sierra:
## cpu_design
module cpu_design (reset, clock, write_read, M_address, M_data_in, M_data_out,overflow,status);
input reset,clock;
input[7:0] M_data_in;
output reg write_read,overflow;
output reg [7:0] M_data_out;
output reg[11:0] M_address;
reg[15:0] IR;
reg[7:0] MDR;
reg[11:0] MAR,PC;
reg [7:0]R0;
reg [7:0]R1;
reg [7:0]R2;
reg [7:0]R3;
reg [7:0]A;
reg [8:0]F;
output reg[2:0] status;
parameter idle=4'b0000, load=4'b0001, move=4'b0010, add=4'b0011, sub=4'b0100, AND=4'b0101;
parameter OR=4'b0110, XOR=4'b0111, shrp=4'b1000, shlp=4'b1001, swap=4'b1010, jmp=4'b1011;
parameter jz=4'b1100, read=4'b1101, write=4'b1110, stop=4'b1111; 
always@(*)  
begin
	if((reset==1)&&(status==3)&&(IR[15:12]==write)) 
		write_read=1'b1; 
	else
		write_read=1'b0; 
	M_address=MAR;
	M_data_out=MDR;
	overflow=F[8]^F[7];
 end
always @(negedge clock or negedge reset) 
begin
	if(reset==1'b0)
	begin
		MAR<=12'b000000000000;
		status<=3'b000; 
	end
	else  
		case (status)
			3'b000: begin
						status<=3'b001;
						MAR<=PC;
						case(IR[9:8])
							2'b00: A<=R0;
							2'b01: A<=R1;
							2'b10: A<=R2;
							2'b11: A<=R3;
						endcase
					end
			3'b001: begin
						if(IR[15:12]==stop)status<=1;
  ...
For scale: roughly 1800 cells after synthesis, about 93 flip-flops, roughly 35 I/O pins, about 11000 µm² of cells after synthesis.
export LEC_CHECK = 0
export ABC_AREA = 1
export CAP_MARGIN = 20
export CORE_MARGIN = 2
export CORE_UTILIZATION = 71
export CTS_CLUSTER_DIAMETER = 364
export CTS_CLUSTER_SIZE = 97
export SETUP_SLACK_MARGIN = 0.66
export SLEW_MARGIN = 20
export TNS_END_PERCENT = 5
create_clock -name core_clock -period 4.28 [get_ports {clock}]
run.sh (not shown) runs the stock make flow with config.mk's settings and CLKGATE_MAP_FILE=.
sierra: GRT-0232 in global routing -> run aborted
#### Input delta (ember over sierra)
# sierra
export LEC_CHECK = 0
export ABC_AREA = 1
export CAP_MARGIN = 20
export CORE_MARGIN = 2
export CORE_UTILIZATION = 71
export CTS_CLUSTER_DIAMETER = 364
export CTS_CLUSTER_SIZE = 97
export SETUP_SLACK_MARGIN = 0.66
export SLEW_MARGIN = 20
export TNS_END_PERCENT = 5
create_clock -name core_clock -period 4.28 [get_ports {clock}]
# ember
export LEC_CHECK = 0
export CAP_MARGIN = 20
export CORE_MARGIN = 2
export CORE_UTILIZATION = 66
export SLEW_MARGIN = 20
create_clock -name core_clock -period 10.6 [get_ports {clock}]
Notes after the runs:
- Going from sierra to ember, multiplexer area fraction after synthesis +8.8 points, post-synthesis net count fell about 22%, mean post-synth cell area went up 1.8 µm².
- ember finished end to end and its layout was clean on timing, DRC and antenna.
- The lower number of different library cells in the post-synthesis netlist of sierra and ember is in sierra.
- The run showing the smaller instance tally after logic synthesis is ember.
- Diff ember..sierra | count of input and output buffers | unchanged
> inputs changed (ember -> pepper)
# ember
export LEC_CHECK = 0
export CAP_MARGIN = 20
export CORE_MARGIN = 2
export CORE_UTILIZATION = 66
export SLEW_MARGIN = 20
create_clock -name core_clock -period 10.6 [get_ports {clock}]
# pepper
export LEC_CHECK = 0
export CAP_MARGIN = 20
export CORE_MARGIN = 2
export CORE_UTILIZATION = 65
export SLEW_MARGIN = 20
create_clock -name core_clock -period 2.78 [get_ports {clock}]
[summary]
From ember to pepper, fraction of registers with async set/reset did not move at all.
pepper against ember: die area has increased, instance count of the mapped netlist has remained practically unchanged.
Lower initial standard-cell utilization of the core among pepper and ember: pepper
Changes observed in pepper relative to ember: count of state elements after synthesis held steady, proportion of synthesized chip area in sequential cells held steady.
pepper ends up with a placed cell area that is about 23% higher than in ember.
pepper | ERROR | global routing
Diff ember -> pepper | area of the core | up by a few percent
Reported for pepper and ember, area after synthesis turned out identical to the last digit.
Between ember and pepper, the flow reports die height increasing slightly.
Input-level comparison between harbor and pepper:
# pepper
export LEC_CHECK = 0
export CAP_MARGIN = 20
export CORE_MARGIN = 2
export CORE_UTILIZATION = 65
export SLEW_MARGIN = 20
create_clock -name core_clock -period 2.78 [get_ports {clock}]
# harbor
export LEC_CHECK = 0
export CAP_MARGIN = 20
export CORE_ASPECT_RATIO = 0.72
export CORE_MARGIN = 2
export CORE_UTILIZATION = 70
export CTS_CLUSTER_SIZE = 47
export SETUP_SLACK_MARGIN = -0.22
export SLEW_MARGIN = 20
export TNS_END_PERCENT = 5
create_clock -name core_clock -period 2.78 [get_ports {clock}]
### Flow results
Stage in which a tool error killed harbor: clock tree synthesis.
Diff pepper..harbor | synthesis area per yosys | unchanged
On mean cell area of the mapped netlist, pepper and harbor are basically level.
Overall chip area shrinks by a few percent when moving from pepper to harbor.
Input-level comparison between zinc and harbor:
# harbor
export LEC_CHECK = 0
export CAP_MARGIN = 20
export CORE_ASPECT_RATIO = 0.72
export CORE_MARGIN = 2
export CORE_UTILIZATION = 70
export CTS_CLUSTER_SIZE = 47
export SETUP_SLACK_MARGIN = -0.22
export SLEW_MARGIN = 20
export TNS_END_PERCENT = 5
create_clock -name core_clock -period 2.78 [get_ports {clock}]
# zinc
export LEC_CHECK = 0
export CAP_MARGIN = 20
export CORE_MARGIN = 2
export CORE_UTILIZATION = 40
export SLEW_MARGIN = 20
create_clock -name core_clock -period 8.0 [get_ports {clock}]
### Flow results
The remaining runs in harbor and zinc completed every stage, whereas harbor halted early. Synthesized cell count came out exactly the same in harbor and zinc. Taking harbor over zinc, the cell count after placement ratio works out to 1.08. Delta (zinc minus harbor): area fraction in full adders, half adders and majority gates essentially unchanged; final HPWL from detailed placement decreased about 19%. Going from harbor to zinc, number of rows in the core area grew by more than half. Diff harbor -> zinc | die boundary height | increase of about 54%. In the tables for harbor and zinc, standard cell area after detailed placement reads higher with harbor. On simple-gate portion of the synthesized area, zinc tracks harbor almost exactly. Between zinc and harbor, it is zinc whose chip footprint is higher, by 72%. zinc: area inside the core boundary is about 80% higher than what harbor reported.


The RTL this note starts from:
==> flow/design.v <==
module cpu_design (reset, clock, write_read, M_address, M_data_in, M_data_out,overflow,status);
input reset,clock;
input[7:0] M_data_in;
output reg write_read,overflow;
output reg [7:0] M_data_out;
output reg[11:0] M_address;
reg[15:0] IR;
reg[7:0] MDR;
reg[11:0] MAR,PC;
reg [7:0]R0;
reg [7:0]R1;
reg [7:0]R2;
reg [7:0]R3;
reg [7:0]A;
reg [8:0]F;
output reg[2:0] status;
parameter idle=4'b0000, load=4'b0001, move=4'b0010, add=4'b0011, sub=4'b0100, AND=4'b0101;
parameter OR=4'b0110, XOR=4'b0111, shrp=4'b1000, shlp=4'b1001, swap=4'b1010, jmp=4'b1011;
parameter jz=4'b1100, read=4'b1101, write=4'b1110, stop=4'b1111; 
always@(*)  
begin
	if((reset==1)&&(status==3)&&(IR[15:12]==write)) 
		write_read=1'b1; 
	else
		write_read=1'b0; 
	M_address=MAR;
	M_data_out=MDR;
	overflow=F[8]^F[7];
 end
always @(negedge clock or negedge reset) 
begin
	if(reset==1'b0)
	begin
		MAR<=12'b000000000000;
		status<=3'b000; 
	end
	else  
		case (status)
			3'b000: begin
						status<=3'b001;
						MAR<=PC;
						case(IR[9:8])
							2'b00: A<=R0;
							2'b01: A<=R1;
							2'b10: A<=R2;
							2'b11: A<=R3;
						endcase
					end
			3'b001: begin
						if(IR[15:12]==stop)status<=1;
						else if (IR[15:12]==swap|| (IR[15:12]==jmp)|| IR[15:12]==jz || IR[15:12]==read || IR[15:12]==write) 
							status<=3'b010;
						else
							status<=3'b000;
					end
			3'b010:begin 
						if(IR[15:12]==swap)
							status <= 3'b000;
						else if ((IR[15:12]==jmp)||(IR[15:12]==read)||(IR[15:12]==write))
						begin
							MAR <= IR[11:0];
							status <= 3'b011;
						end
						else if((IR[15:12]==jz)&& (R0[7:0] == 8'b0000_0000)) 
						begin
							MAR <= IR[11:0];
							status <= 3'b011;
						end
						else
						begin
							MAR <= PC;
							status <= 3'b011;
						end
					end
			3'b011:begin
						if((IR[15:12]==write) || (IR[15:12]==read))
						begin
							MAR<=PC;
							status<=3'b100;
						end
						else
							status<=3'b000;
					 end
			3'b100:begin
						status<=3'b000;
					 end
			default:status<=3'b000;
		endcase
end
always@(posedge clock or negedge reset) 
begin
	if(reset==1'b0) 
	begin
		IR<=16'h0000;
		PC<=12'b000000000000;
		MDR<=8'b00000000;
		R0<=8'b00000000;
		R1<=8'b00000000;
		R2<=8'b00000000;
		F=9'b000000000;
		R3<=8'b00000000; 
	end
	else
	begin
		case (status)
			3'b000: begin
						IR[15:8]<=M_data_in;
						IR[7:0]<=8'b00000000; 
						PC<=PC+12'b000000000001; 
					end  
			3'b001: begin  
						case(IR[15:12]) 
							load: R0<={4'b0000,IR[11:8]}; 
							swap:begin
									case(IR[11:10])
										2'b00:begin
													case(IR[9:8])
														2'b00:R0<=R0;
														2'b01:R1<=R0;
														2'b10:R2<=R0;
														2'b11:R3<=R0;
													endcase
												end
										2'b01:begin
													case(IR[9:8])
														2'b00:R0<=R1;
														2'b01:R1<=R1;
														2'b10:R2<=R1;
														2'b11:R3<=R1;
													endcase
												end
										2'b10:begin
													case(IR[9:8])
														2'b00:R0<=R2;
														2'b01:R1<=R2;
														2'b10:R2<=R2;
														2'b11:R3<=R2;
													endcase
												end
										2'b11:begin
													case(IR[9:8])
														2'b00:R0<=R3;
														2'b01:R1<=R3;
														2'b10:R2<=R3;
														2'b11:R3<=R3;
													endcase
												end
									endcase
								  end
							shlp:begin 
									case(IR[11:10]) 
										2'b00:R0<=R0<<1;
										2'b01:R1<=R1<<1;
										2'b10:R2<=R2<<1;
										2'b11:R3<=R3<<1;
									endcase
								  end
							shrp:begin
									case(IR[11:10]) 
										2'b00:R0<=R0>>1;
										2'b01:R1<=R1>>1;
										2'b10:R2<=R2>>1;
										2'b11:R3<=R3>>1;
									endcase
								  end
							add:begin
									case(IR[11:10])
										2'b00:begin
													F=A+R0;
													R0<=F[7:0];
												end
										2'b01:begin
													F=A+R1;
													R1<=F[7:0];
												end
										2'b10:begin
													F=A+R2;
													R2<=F[7:0];
												end
										2'b11:begin
													F=A+R3;
													R3<=F[7:0];
												end
									endcase
								 end
							sub:begin
									case(IR[11:10])
										2'b00:begin
													F=R0-A;
													R0<=F[7:0];
												end
										2'b01:begin
													F=R1-A;
													R1<=F[7:0];
												end
										2'b10:begin
													F=R2-A;
													R2<=F[7:0];
												end
										2'b11:begin
													F=R3-A;
													R3<=F[7:0];
												end
									endcase
								 end
							move:begin
										case(IR[11:10])
											2'b00:R0<=A;
											2'b01:R1<=A;
											2'b10:R2<=A;
											2'b11:R3<=A;
										endcase
								  end
							AND:begin
									case(IR[11:10])
										2'b00:R0=R0 & A;
										2'b01:R1=R1 & A;
										2'b10:R2=R2 & A;
										2'b11:R3=R3 & A;
									endcase
								 end
							OR:begin
									case(IR[11:10])
										2'b00:R0=R0 | A;
										2'b01:R1=R1 | A;
										2'b10:R2=R2 | A;
										2'b11:R3=R3 | A;
									endcase
								end
							XOR:begin
									case(IR[11:10])
										2'b00:R0=R0 ^ A;
										2'b01:R1=R1 ^ A;
										2'b10:R2=R2 ^ A;
										2'b11:R3=R3 ^ A;
									endcase
								 end
							default:;
						endcase
					end 
			3'b010:begin
						case(IR[15:12])
							swap:begin
									case(IR[11:10])
										2'b00:R0<=A;
										2'b01:R1<=A;
										2'b10:R2<=A;
										2'b11:R3<=A;
									endcase
								  end
							read:begin
									IR[7:0]<=M_data_in;
									PC<=PC+12'b000000000001;
								  end
							write:begin
										IR[7:0]<=M_data_in;
										PC<=PC+12'b000000000001;
										MDR<=R0;
									end
							jmp:begin
									IR[7:0]<=M_data_in;
									PC<=PC+12'b000000000001;
								 end
							jz:begin
									IR[7:0]<=M_data_in;
									PC<=PC+12'b000000000001;
								end
						endcase
					 end
			3'b011:begin
						case(IR[15:12])
							jmp:begin
										PC<=IR[11:0];
									end
							jz:begin
									if(R0==8'b00000000)
										PC<=IR[11:0];
								end
							read:begin
									R0<=M_data_in;
								end
							default:;
						endcase
					 end
			3'b100:begin
					 end
			default:; 
		endcase
	end
end 
endmodule
export LEC_CHECK = 0
export ABC_AREA = 0
export CAP_MARGIN = 20
export CORE_ASPECT_RATIO = 0.5
export CORE_MARGIN = 2
export CORE_UTILIZATION = 69
export CTS_CLUSTER_DIAMETER = 329
export CTS_CLUSTER_SIZE = 98
export GPL_ROUTABILITY_DRIVEN = 0
export PLACE_DENSITY = 0.35
export SETUP_SLACK_MARGIN = 0.93
export SLEW_MARGIN = 20
export TNS_END_PERCENT = 10
create_clock -name core_clock -period 4.37 [get_ports {clock}]
The first run never finished: it broke off in global routing (ODB-0269).
Next try:
==> flow/config.mk (replaced) <==
export PLATFORM = sky130hd
export DESIGN_NAME = cpu_design
export DESIGN_NICKNAME = cpu_design
export VERILOG_FILES = /design/flow/design.v
export SDC_FILE = /design/flow/constraint.sdc
export NUM_CORES = 4
export LEC_CHECK = 0
export CAP_MARGIN = 20
export CORE_MARGIN = 7
export CORE_UTILIZATION = 40
export CTS_CLUSTER_SIZE = 48
export SLEW_MARGIN = 20
==> flow/constraint.sdc (replaced) <==
create_clock -name core_clock -period 8.0 [get_ports {clock}]
set_input_delay 1.6000 -clock core_clock [delete_from_list [all_inputs] [get_ports {clock}]]
set_output_delay 1.6000 -clock core_clock [all_outputs]
set_load 0.01 [all_outputs]
Outcome:
- With this change the flow finished with timing, DRC and antenna clean
- die size came out higher by well over a third
- synthesized area is unchanged
- synthesized cell count is unchanged
Next try:
--- a/flow/config.mk
+++ b/flow/config.mk
@@ -8,5 +8,4 @@
 export CAP_MARGIN = 20
-export CORE_MARGIN = 7
+export CORE_MARGIN = 2
 export CORE_UTILIZATION = 40
-export CTS_CLUSTER_SIZE = 48
 export SLEW_MARGIN = 20
==> flow/constraint.sdc (replaced) <==
create_clock -name core_clock -period 7.69 [get_ports {clock}]
set_input_delay 1.5380 -clock core_clock [delete_from_list [all_inputs] [get_ports {clock}]]
set_output_delay 1.5380 -clock core_clock [all_outputs]
set_load 0.01 [all_outputs]
Outcome: The changed run finished with timing, DRC and antenna clean. Hold slack improves by 3.3 ps. Critical path depth does not change. Final area stays the same. Count of clock-buffer cells in the layout stays the same. Final cell count does not change. Global-route usage rises by 2.9 points. Clock skew goes down by 4.3 ps. Register-to-register slack got worse by 60 ps. Die area goes down by 11%. Flip-flop count does not change. Non-clock buffer count is unchanged.
Next try:
--- a/flow/config.mk
+++ b/flow/config.mk
@@ -7,5 +7,6 @@
 export LEC_CHECK = 0
+export ABC_AREA = 1
 export CAP_MARGIN = 20
 export CORE_MARGIN = 2
-export CORE_UTILIZATION = 40
+export CORE_UTILIZATION = 72
 export SLEW_MARGIN = 20
==> flow/constraint.sdc (replaced) <==
create_clock -name core_clock -period 9.75 [get_ports {clock}]
set_input_delay 1.9500 -clock core_clock [delete_from_list [all_inputs] [get_ports {clock}]]
set_output_delay 1.9500 -clock core_clock [all_outputs]
set_load 0.01 [all_outputs]
The changed run passed the timing, DRC and antenna checks.
Setup slack improved by 620 ps.
Cell area is lower slightly.
Wire length came out lower slightly.
Non-clock buffer count drops by 34.
Next try:
--- a/flow/config.mk
+++ b/flow/config.mk
@@ -7,6 +7,7 @@
 export LEC_CHECK = 0
-export ABC_AREA = 1
-export CAP_MARGIN = 20
+export CAP_MARGIN = 5
 export CORE_MARGIN = 2
 export CORE_UTILIZATION = 72
+export CTS_CLUSTER_DIAMETER = 95
+export SETUP_SLACK_MARGIN = 1.54
 export SLEW_MARGIN = 20
==> flow/constraint.sdc (replaced) <==
create_clock -name core_clock -period 5.59 [get_ports {clock}]
set_input_delay 1.1180 -clock core_clock [delete_from_list [all_inputs] [get_ports {clock}]]
set_output_delay 1.1180 -clock core_clock [all_outputs]
set_load 0.01 [all_outputs]
The changed run failed in global routing with GRT-0116.
Synthesized cell count came out lower by a quarter to a third.
Die area came out lower slightly.
Synthesized area came out lower slightly.
